==> flow/design.v (excerpt) <==
module mac_unit(input clk,en,clr,
                input [15:0]a,b,
                output [39:0]c);
wire [31:0]temp1;
mul_16x16 m1(clk,a,b,temp1);
accumulator a1(clk,en,clr,temp1,c);
endmodule
Size in the first run: about 2300 cells after synthesis, ~75 I/O pins, roughly 17000 sq um of cells after synthesis.
clock: 6.57 ns
lec_check: 0
abc_area: 1
cap_margin: 20
core_aspect_ratio: 0.5
core_margin: 2
core_utilization: 72
cts_cluster_diameter: 400
cts_cluster_size: 98
hold_slack_margin: 0.28
place_density: 0.36
setup_slack_margin: -0.52
slew_margin: 20
tns_end_percent: 10
run.sh (not shown) runs the stock make flow with config.mk's settings and CLKGATE_MAP_FILE=.
The baseline reached the layout checks and failed them: setup timing.
Edit:
CORE_ASPECT_RATIO = default   (was 0.5)
CORE_UTILIZATION = 70   (was 72)
CTS_CLUSTER_DIAMETER = default   (was 400)
CTS_CLUSTER_SIZE = default   (was 98)
HOLD_SLACK_MARGIN = default   (was 0.28)
PLACE_DENSITY = default   (was 0.36)
SETUP_SLACK_MARGIN = 1.8   (was -0.52)
TNS_END_PERCENT = default   (was 10)
clock period = 13.9 ns   (was 6.57 ns; I/O delays follow)
=> The new run finished clean; critical path depth is unchanged; die area came out higher by a few percent; wire length is lower by roughly a tenth.
Edit:
ABC_AREA = default   (was 1)
CORE_UTILIZATION = 37   (was 70)
SETUP_SLACK_MARGIN = default   (was 1.8)
clock period = 13.5 ns   (was 13.9 ns; I/O delays follow)
Outcome:
- The changed run went through all stages and came out clean
- hold slack barely changes
- core utilization went down by 38 points
- maximum frequency went up slightly
- wire length went down by a quarter to a third
- critical path depth went down by 4
- final cell count went down by about a fifth
- first-iteration DRC count went down by well over a third
- design area went down by a little under a tenth
- die area went up by well over a third
- via count went down by a quarter to a third
Edit:
ABC_AREA = 1   (was default)
CELL_PAD_IN_SITES_DETAIL_PLACEMENT = 2   (was default)
CELL_PAD_IN_SITES_GLOBAL_PLACEMENT = 3   (was default)
CORE_MARGIN = 6   (was 2)
CORE_UTILIZATION = 17   (was 37)
CTS_CLUSTER_SIZE = 41   (was default)
GPL_ROUTABILITY_DRIVEN = 0   (was default)
GPL_TIMING_DRIVEN = 1   (was default)
HOLD_SLACK_MARGIN = 0.23   (was default)
PLACE_DENSITY_LB_ADDON = 0.16   (was default)
SLEW_MARGIN = 35   (was 20)
Result:
- Now the flow ran to the end with violations: setup timing
- area after synthesis increases by roughly a tenth
- design area increases by about a fifth
- via count increases by a quarter to a third
- worst setup slack degrades by 380 ps
- sequential share of layout area decreases by 2.6 points
- count of clock-buffer cells in the layout increases by 1
- synthesized cell count increases by well over a third
- final cell count increases by well over a third
- register-to-register slack degrades by 380 ps
- routed wire length increases by well over a third


mac_unit again, from the RTL that the note above started with.
==> flow/design.v (excerpt) <==
module mac_unit(input clk,en,clr,
                input [15:0]a,b,
                output [39:0]c);
Settings: LEC_CHECK=0, ABC_AREA=1, CAP_MARGIN=0, CORE_MARGIN=2, CORE_UTILIZATION=72, CTS_CLUSTER_DIAMETER=82, CTS_CLUSTER_SIZE=97, HOLD_SLACK_MARGIN=-0.09, PLACE_DENSITY=0.66, SETUP_SLACK_MARGIN=-0.65, SLEW_MARGIN=20; clock period 11.4 ns.
The starting point completed, yet does not pass: setup timing.
Then changed:
- CAP_MARGIN: 0 -> 20
- CTS_CLUSTER_DIAMETER: 82 -> not set
- CTS_CLUSTER_SIZE: 97 -> 98
- HOLD_SLACK_MARGIN: -0.09 -> not set
- PLACE_DENSITY: 0.66 -> not set
- SETUP_SLACK_MARGIN: -0.65 -> not set
- clock period: 11.4 -> 6.57 ns (I/O delays scaled with it)
- The new run finished but fails on setup timing
- core utilization came out higher by 2.5 points
- cell area is higher by a few percent
- clock skew stays flat
- clock-buffer cell count stays the same
- die size stays the same
- maximum frequency shrinks slightly
- global-route usage went down by 1.4 points
- via count climbs slightly
- synthesized cell count is unchanged
Then changed:
- ABC_AREA: 1 -> not set
- CORE_UTILIZATION: 72 -> 13
- CTS_CLUSTER_SIZE: 98 -> not set
- clock period: 6.57 -> 19.7 ns (I/O delays scaled with it)
Outcome: With this change the flow ran to the end with no violations. Design area fell by 9.4%. Cell count rose by about 20%. Critical path depth fell by 7.
Then changed:
- ABC_AREA: not set -> 1
- CORE_UTILIZATION: 13 -> 70
- CTS_CLUSTER_DIAMETER: not set -> 106
- SETUP_SLACK_MARGIN: not set -> -0.71
- clock period: 19.7 -> 11.7 ns (I/O delays scaled with it)
Outcome: Now the flow finished but fails on setup timing. Die size goes down by 79%. Global-route usage goes up by 29 points. Fmax goes up by about 8%. Via count goes up by about 40%.
Then changed:
- CAP_MARGIN: 20 -> 40
- CORE_UTILIZATION: 70 -> 72
- CTS_CLUSTER_DIAMETER: 106 -> 218
- CTS_CLUSTER_SIZE: not set -> 79
- GPL_ROUTABILITY_DRIVEN: not set -> 0
- HOLD_SLACK_MARGIN: not set -> 0.29
- PLACE_DENSITY_LB_ADDON: not set -> 0.08
- SETUP_SLACK_MARGIN: -0.71 -> -1.13
- SLEW_MARGIN: 20 -> 40
The new run ran to the end with violations: setup timing.
Area after synthesis is unchanged.
Wire length goes down by about 2.3%.
Final area goes down by 0.67%.
Worst setup slack gets worse by 0.14 ns.
Then changed:
- CAP_MARGIN: 40 -> 0
- CTS_CLUSTER_DIAMETER: 218 -> 106
- CTS_CLUSTER_SIZE: 79 -> not set
- GPL_ROUTABILITY_DRIVEN: 0 -> not set
- HOLD_SLACK_MARGIN: 0.29 -> not set
- PLACE_DENSITY_LB_ADDON: 0.08 -> not set
- SETUP_SLACK_MARGIN: -1.13 -> -0.71
- SLEW_MARGIN: 40 -> 20
- clock period: 11.7 -> 11.5 ns (I/O delays scaled with it)
After rerunning:
- The changed run produced a layout that fails on setup timing
- global-route usage is higher by 3.4 points
- maximum frequency went up by 1.3%
- cell count stays flat
- setup slack loses 0.030 ns
- area after synthesis stays the same
